## Lowpass
module Lowpass(input clk, input rst, input en, input [15:0] in, output [15:0] out);
Size in the first run: ~510 flip-flops, ~35 I/O pins, roughly 30000 µm² of cells after synthesis.
export LEC_CHECK = 0
export ABC_AREA = 0
export CAP_MARGIN = 25
export CELL_PAD_IN_SITES_DETAIL_PLACEMENT = 1
export CELL_PAD_IN_SITES_GLOBAL_PLACEMENT = 3
export CORE_ASPECT_RATIO = 1.96
export CORE_MARGIN = 10
export CORE_UTILIZATION = 48
export GPL_ROUTABILITY_DRIVEN = 1
export GPL_TIMING_DRIVEN = 1
export HOLD_SLACK_MARGIN = 0.13
export MAX_ROUTING_LAYER = met5
export MIN_ROUTING_LAYER = met2
export PLACE_DENSITY_LB_ADDON = 0.26
export SETUP_SLACK_MARGIN = 1.76
export SLEW_MARGIN = 20
export TNS_END_PERCENT = 5
create_clock -name core_clock -period 11.4 [get_ports {clk}]
run.sh (not shown) runs the stock make flow with config.mk's settings and CLKGATE_MAP_FILE=.
Then changed:
==> flow/config.mk (replaced) <==
export PLATFORM = sky130hd
export DESIGN_NAME = Lowpass
export DESIGN_NICKNAME = Lowpass
export VERILOG_FILES = /design/flow/design.v
export SDC_FILE = /design/flow/constraint.sdc
export NUM_CORES = 4
export LEC_CHECK = 0
export CAP_MARGIN = 20
export CORE_MARGIN = 2
export CORE_UTILIZATION = 40
export SLEW_MARGIN = 20
==> flow/constraint.sdc (replaced) <==
create_clock -name core_clock -period 10.0 [get_ports {clk}]
set_input_delay 2.0000 -clock core_clock [delete_from_list [all_inputs] [get_ports {clk}]]
set_output_delay 2.0000 -clock core_clock [all_outputs]
set_load 0.01 [all_outputs]
Result: Worst setup slack is worse by 1400 ps; die area grows by 5.1%; routed wire length shrinks by 24%; global-route usage shrinks by 14 points.
Then changed:
--- a/flow/config.mk
+++ b/flow/config.mk
@@ -6,6 +6,11 @@
 export NUM_CORES = 4
 export LEC_CHECK = 0
+export ABC_AREA = 1
 export CAP_MARGIN = 20
 export CORE_MARGIN = 2
-export CORE_UTILIZATION = 40
+export CORE_UTILIZATION = 72
+export CTS_CLUSTER_SIZE = 10
+export GPL_ROUTABILITY_DRIVEN = 0
+export PLACE_DENSITY_LB_ADDON = 0.06
 export SLEW_MARGIN = 20
+export TNS_END_PERCENT = 10
==> flow/constraint.sdc (replaced) <==
create_clock -name core_clock -period 5.58 [get_ports {clk}]
set_input_delay 1.1160 -clock core_clock [delete_from_list [all_inputs] [get_ports {clk}]]
set_output_delay 1.1160 -clock core_clock [all_outputs]
set_load 0.01 [all_outputs]
=> Now the flow completed, yet does not pass: negative setup slack; wire length goes up by about 30%; sequential cell count stays the same; core utilization goes up by 39 points; area after synthesis goes up by about 1.5%; worst setup slack got worse by 2900 ps; synthesized cell count goes up by 29%; final cell count goes up by 14%.
Then changed:
==> flow/config.mk (replaced) <==
export PLATFORM = sky130hd
export DESIGN_NAME = Lowpass
export DESIGN_NICKNAME = Lowpass
export VERILOG_FILES = /design/flow/design.v
export SDC_FILE = /design/flow/constraint.sdc
export NUM_CORES = 4
export LEC_CHECK = 0
export CAP_MARGIN = 20
export CORE_MARGIN = 2
export CORE_UTILIZATION = 42
export SLEW_MARGIN = 20
==> flow/constraint.sdc (replaced) <==
create_clock -name core_clock -period 9.66 [get_ports {clk}]
set_input_delay 1.9320 -clock core_clock [delete_from_list [all_inputs] [get_ports {clk}]]
set_output_delay 1.9320 -clock core_clock [all_outputs]
set_load 0.01 [all_outputs]
Result: Now the flow completed with no timing, DRC or antenna violations; final area came out lower by 5.3%; non-clock buffer count fell by 247; via count came out lower by about 24%; worst setup slack gets better by 2700 ps; flip-flop count does not change; die size increases by about 70%; clock-buffer cell count rose by 13; core utilization shrinks by 37 points.
Then changed:
--- a/flow/config.mk
+++ b/flow/config.mk
@@ -7,5 +7,8 @@
 export LEC_CHECK = 0
 export CAP_MARGIN = 20
-export CORE_MARGIN = 2
-export CORE_UTILIZATION = 42
-export SLEW_MARGIN = 20
+export CELL_PAD_IN_SITES_DETAIL_PLACEMENT = 2
+export CORE_MARGIN = 8
+export CORE_UTILIZATION = 40
+export GPL_TIMING_DRIVEN = 1
+export MAX_ROUTING_LAYER = met4
+export SLEW_MARGIN = 30
==> flow/constraint.sdc (replaced) <==
create_clock -name core_clock -period 7.82 [get_ports {clk}]
set_input_delay 1.5640 -clock core_clock [delete_from_list [all_inputs] [get_ports {clk}]]
set_output_delay 1.5640 -clock core_clock [all_outputs]
set_load 0.01 [all_outputs]
Result: The changed run ran to the end with violations: negative setup slack. Synthesized area does not change. Critical path depth drops by 1. Core utilization climbs by 0.74 points. Via count climbs by 19%. Die size climbs by 14%. Wire length climbs by 110%.
Then changed:
==> flow/config.mk (replaced) <==
export PLATFORM = sky130hd
export DESIGN_NAME = Lowpass
export DESIGN_NICKNAME = Lowpass
export VERILOG_FILES = /design/flow/design.v
export SDC_FILE = /design/flow/constraint.sdc
export NUM_CORES = 4
export LEC_CHECK = 0
export CAP_MARGIN = 0
export CELL_PAD_IN_SITES_DETAIL_PLACEMENT = 1
export CELL_PAD_IN_SITES_GLOBAL_PLACEMENT = 1
export CORE_ASPECT_RATIO = 0.63
export CORE_MARGIN = 2
export CORE_UTILIZATION = 66
export GPL_ROUTABILITY_DRIVEN = 0
export PLACE_DENSITY = 0.78
export SLEW_MARGIN = 40
==> flow/constraint.sdc (replaced) <==
create_clock -name core_clock -period 7.21 [get_ports {clk}]
set_input_delay 1.4420 -clock core_clock [delete_from_list [all_inputs] [get_ports {clk}]]
set_output_delay 1.4420 -clock core_clock [all_outputs]
set_load 0.01 [all_outputs]
After rerunning: The changed run ended with an error in clock tree synthesis on DPL-0033. Area after synthesis stays the same. Die area drops by 44%. Synthesized cell count does not change.

* * *

Setup of build 11:
Lowpass again, from the RTL that the note above started with.
// Lowpass
module Lowpass(input clk, input rst, input en, input [15:0] in, output [15:0] out);
export LEC_CHECK = 0
export ABC_AREA = 1
export CAP_MARGIN = 20
export CORE_MARGIN = 2
export CORE_UTILIZATION = 72
export CTS_CLUSTER_SIZE = 72
export MAX_ROUTING_LAYER = met4
export PLACE_DENSITY_LB_ADDON = 0.06
export SLEW_MARGIN = 20
create_clock -name core_clock -period 6.11 [get_ports {clk}]
The layout from build 11, despite a flow that completed every stage, fails the layout checks, with the failing checks listed as setup timing.
Modified inputs, build 71 compared to build 11
Settings: putting CELL_PAD_IN_SITES_DETAIL_PLACEMENT at 2 where nothing was set; swapping 2 for 5 in CORE_MARGIN; putting GPL_TIMING_DRIVEN at 1 where nothing was set; clearing CTS_CLUSTER_SIZE, which used to be 72; putting CORE_ASPECT_RATIO at 0.94 where nothing was set; clearing PLACE_DENSITY_LB_ADDON, which used to be 0.06; swapping 72 for 40 in CORE_UTILIZATION; swapping 20 for 30 in SLEW_MARGIN; putting GPL_ROUTABILITY_DRIVEN at 0 where nothing was set; clearing ABC_AREA, which used to be 1; swapping 6.11 for 7.82 in the clock period (ns, I/O delays scaled along).
Findings:
- Of build 71 and build 11, none finishes clean.
- Build 71 completed end to end; final checks failed (setup timing).
- Build 11 ran in full, but the layout does not pass; the checks complain about setup timing.
- Build 71 falls short of build 11 in floorplan die area.
- Looking at part of the cycle the worst path needs, build 71 sits 20 points below build 11.
- Average routed wire per standard cell (build 71 vs. build 11) increases by more than half
- Sequential area share after synthesis (higher): build 71
- Diff build 11..build 71 | buffer levels on the longest clock path | unchanged
- Compared with build 11, build 71 instantiates a smaller number of cells.
- Delta (build 71 minus build 11): wire length after detailed routing increased by 74% relative to the old numbers, area of the synthesized netlist per yosys stat decreased by 1.5% relative to the old numbers, final worst slack increased by 930 ps relative to the old numbers, sequential fraction of total cell area decreased by 0.51 points relative to the old numbers, core utilization decreased by 36 points relative to the old numbers.
Input-level comparison between build 88 and build 71:
Settings: PLACE_DENSITY_LB_ADDON now 0.06, previously not set; CORE_ASPECT_RATIO no longer set, was 0.94; SLEW_MARGIN now 20, was 30; CORE_MARGIN now 2, was 5; GPL_TIMING_DRIVEN no longer set, was 1; CTS_CLUSTER_DIAMETER now 38, previously not set; ABC_AREA now 1, previously not set; GPL_ROUTABILITY_DRIVEN no longer set, was 0; SETUP_SLACK_MARGIN now 1.53, previously not set; CORE_UTILIZATION now 72, was 40; CTS_CLUSTER_SIZE now 72, previously not set; CELL_PAD_IN_SITES_DETAIL_PLACEMENT no longer set, was 2; the clock period (ns, I/O delays scaled along) now 5.37, was 7.82.
Findings:
STATUS run=build 88 STAGES=ALL_DONE FINAL_CHECKS=FAILED CAUSE=setup timing
Between build 88 and build 71, it is build 88 whose violation count after the first detailed-route iteration is higher, by 74%.
Relative to build 71, the first-pass GRT wire length measured on build 88 has decreased by more than a quarter.
For the buffer-and-inverter tally for the worst setup path, build 88 came in 2 lower than build 71 did.
The clock transition at the registers of the reported paths on build 71 is in line with that on build 88.
Relative to build 71, the synthesis area per yosys of build 88 is higher by 1.5%.
For the number of distinct standard cells referenced by the synthesized netlist, build 88 came in 1 lower than build 71 did.
Between build 71 and build 88, met3 track demand over resource in global routing is higher for build 88, build 71 comes in under that.
The total vias in the final route of build 88 is higher than that of build 71.
Inputs modified between build 88 and build 49:
Settings: clearing CTS_CLUSTER_SIZE, which used to be 72; swapping 0.06 for 0.26 in PLACE_DENSITY_LB_ADDON; putting GPL_TIMING_DRIVEN at 1 where nothing was set; putting CELL_PAD_IN_SITES_GLOBAL_PLACEMENT at 0 where nothing was set; putting CORE_ASPECT_RATIO at 1.1 where nothing was set; putting CELL_PAD_IN_SITES_DETAIL_PLACEMENT at 0 where nothing was set; swapping 2 for 3 in CORE_MARGIN; putting GPL_ROUTABILITY_DRIVEN at 1 where nothing was set; swapping met4 for met5 in MAX_ROUTING_LAYER; swapping 1.53 for 0.62 in SETUP_SLACK_MARGIN; clearing CTS_CLUSTER_DIAMETER, which used to be 38; swapping 5.37 for 7.92 in the clock period (ns, I/O delays scaled along).
==> results <==
Each of build 49 and build 88 falls short of a clean finish.
What the final checks of build 49 revealed, after a flow that finished every stage, was a layout that fails on setup timing.
Delta (build 49 minus build 88): wire length of the first global-routing pass has increased; tally of non-filler cells in the final layout has decreased; later-pin clock latency in the skew report has remained practically unchanged.
Utilization | build 49 below build 88
Taking build 88 as the reference, in build 49 register-to-register slack went up by 2510 ps; final design area excluding fillers fell by 3.8%; routed wire length went up about 5%.
### build 49 -> build 56
Settings: removing MAX_ROUTING_LAYER (formerly met5); changing PLACE_DENSITY_LB_ADDON from 0.26 to 0.07; removing GPL_ROUTABILITY_DRIVEN (formerly 1); changing CORE_MARGIN from 3 to 2; removing CORE_ASPECT_RATIO (formerly 1.1); setting CTS_CLUSTER_SIZE to 37 for the first time; removing CELL_PAD_IN_SITES_DETAIL_PLACEMENT (formerly 0); removing GPL_TIMING_DRIVEN (formerly 1); changing SETUP_SLACK_MARGIN from 0.62 to 1.6; removing CELL_PAD_IN_SITES_GLOBAL_PLACEMENT (formerly 0); changing the clock period (ns, I/O delays scaled along) from 7.92 to 5.41.
- Build 49 and build 56: no clean run
- Build 56 had finished all stages when the layout checks came back failing, citing setup timing.
- Worst setup slack before clock tree synthesis: build 49 and build 56 compared, lower one is build 56
- Arrival time of the worst setup path was higher in build 49 than in build 56.
- Between build 49 and build 56, the flow reports maximum number of pins on one net before global-route repair decreasing slightly.
Relative to build 56, the following input files were edited for build 46:
Settings: SETUP_SLACK_MARGIN removed (was 1.6); PLACE_DENSITY_LB_ADDON removed (was 0.07); CTS_CLUSTER_SIZE removed (was 37); PLACE_DENSITY newly set to 0.67; ABC_AREA removed (was 1); the clock period (ns, I/O delays scaled along) changed from 5.41 to 7.83.
--- outcome ---
- Summary — post-route non-filler standard cell count, build 46 relative to build 56: lower, by about 19%.
- Compared with build 56, build 46 shows a tally of filler cells in the layout that is 2.7% higher.
- In build 46 the implementation ran to completion but is not tape-out ready, as the final checks report setup timing.
- In the metrics for build 56 and build 46, the one carrying the higher global-route wire length before repair is build 56.
- Build 56 → build 46: wire length decreased by 17% relative to the old numbers, count of clock-buffer cells in the layout climbed 1, pin count of the biggest net entering global routing shows a reduction of 86.
- Build 46 reports a higher setup slack of the critical path after layout than build 56 does.
- Final design instance area without fill is higher on build 56
- Side by side, synthesized area turned out lower in build 46 than in build 56.

* * *

Lowpass again, from the RTL that the note above started with.
Design Lowpass, start of the top module:
module Lowpass(input clk, input rst, input en, input [15:0] in, output [15:0] out);
	reg [15:0] ff [31:0];
	assign out = en ? ( ff[0] + ff[1] + ff[2]+ ff[3]+ ff[4]+ ff[5]+ ff[6]+ ff[7]+ ff[8]+ ff[9]+ ff[10]+ ff[11]+ ff[12]+ ff[13]+ ff[14]+
	ff[15]+ ff[16]+ ff[17]+ ff[18]+ ff[19]+ ff[20]+ ff[21]+ ff[22]+ ff[23]+ ff[24]+ ff[25]+ ff[26]+ ff[27]+ ff[28]+ ff[29]+ ff[30]+ ff[31]) >> 6 : 16'b0;
	integer i, j;
	always@(posedge clk or posedge rst) begin
		if(rst)
			for(i = 0; i < 32; i = i + 1)
				ff[i] <= 16'b0;
		else if(en) begin
			ff[0] <= in;
			for(i = 1; i < 32; i = i + 1)
				ff[i] <= ff[i-1];
		end
	end
endmodule
clock: 7.21 ns
lec_check: 0
cap_margin: 0
cell_pad_in_sites_detail_placement: 1
cell_pad_in_sites_global_placement: 2
core_aspect_ratio: 0.63
core_margin: 2
core_utilization: 66
cts_cluster_diameter: 247
gpl_routability_driven: 1
place_density: 0.78
slew_margin: 25
The baseline failed in clock tree synthesis (4_1_cts).
Then changed:
Settings changed: ABC_AREA set to 1, CAP_MARGIN 0 to 20, CELL_PAD_IN_SITES_DETAIL_PLACEMENT 1 to unset, CELL_PAD_IN_SITES_GLOBAL_PLACEMENT 2 to unset, CORE_ASPECT_RATIO 0.63 to unset, CORE_UTILIZATION 66 to 72, CTS_CLUSTER_DIAMETER 247 to unset, GPL_ROUTABILITY_DRIVEN 1 to unset, PLACE_DENSITY 0.78 to unset, PLACE_DENSITY_LB_ADDON set to 0.21, SLEW_MARGIN 25 to 20.
Clock period 7.21 ns to 7.33 ns, I/O delays scaled along.
After rerunning: The changed run finished with setup timing left; synthesized cell count goes up by 29%; die size decreases by 6.9%; synthesized area rises by 1.5%.
Then changed:
Settings changed: ABC_AREA 1 to unset, CORE_UTILIZATION 72 to 40, PLACE_DENSITY_LB_ADDON 0.21 to unset.
Clock period 7.33 ns to 9.66 ns, I/O delays scaled along.
Effect: The new run went through all stages and came out clean; setup slack gains 1.5 ns; clock-buffer cell count climbs by 5; wire length is lower by 28%; first-iteration DRC count falls by about 64%; synthesized cell count fell by about 23%; utilization went down by 39 points; clock skew drops by 0.0072 ns; non-clock buffer count goes down by 247; cell count came out lower by 12%.
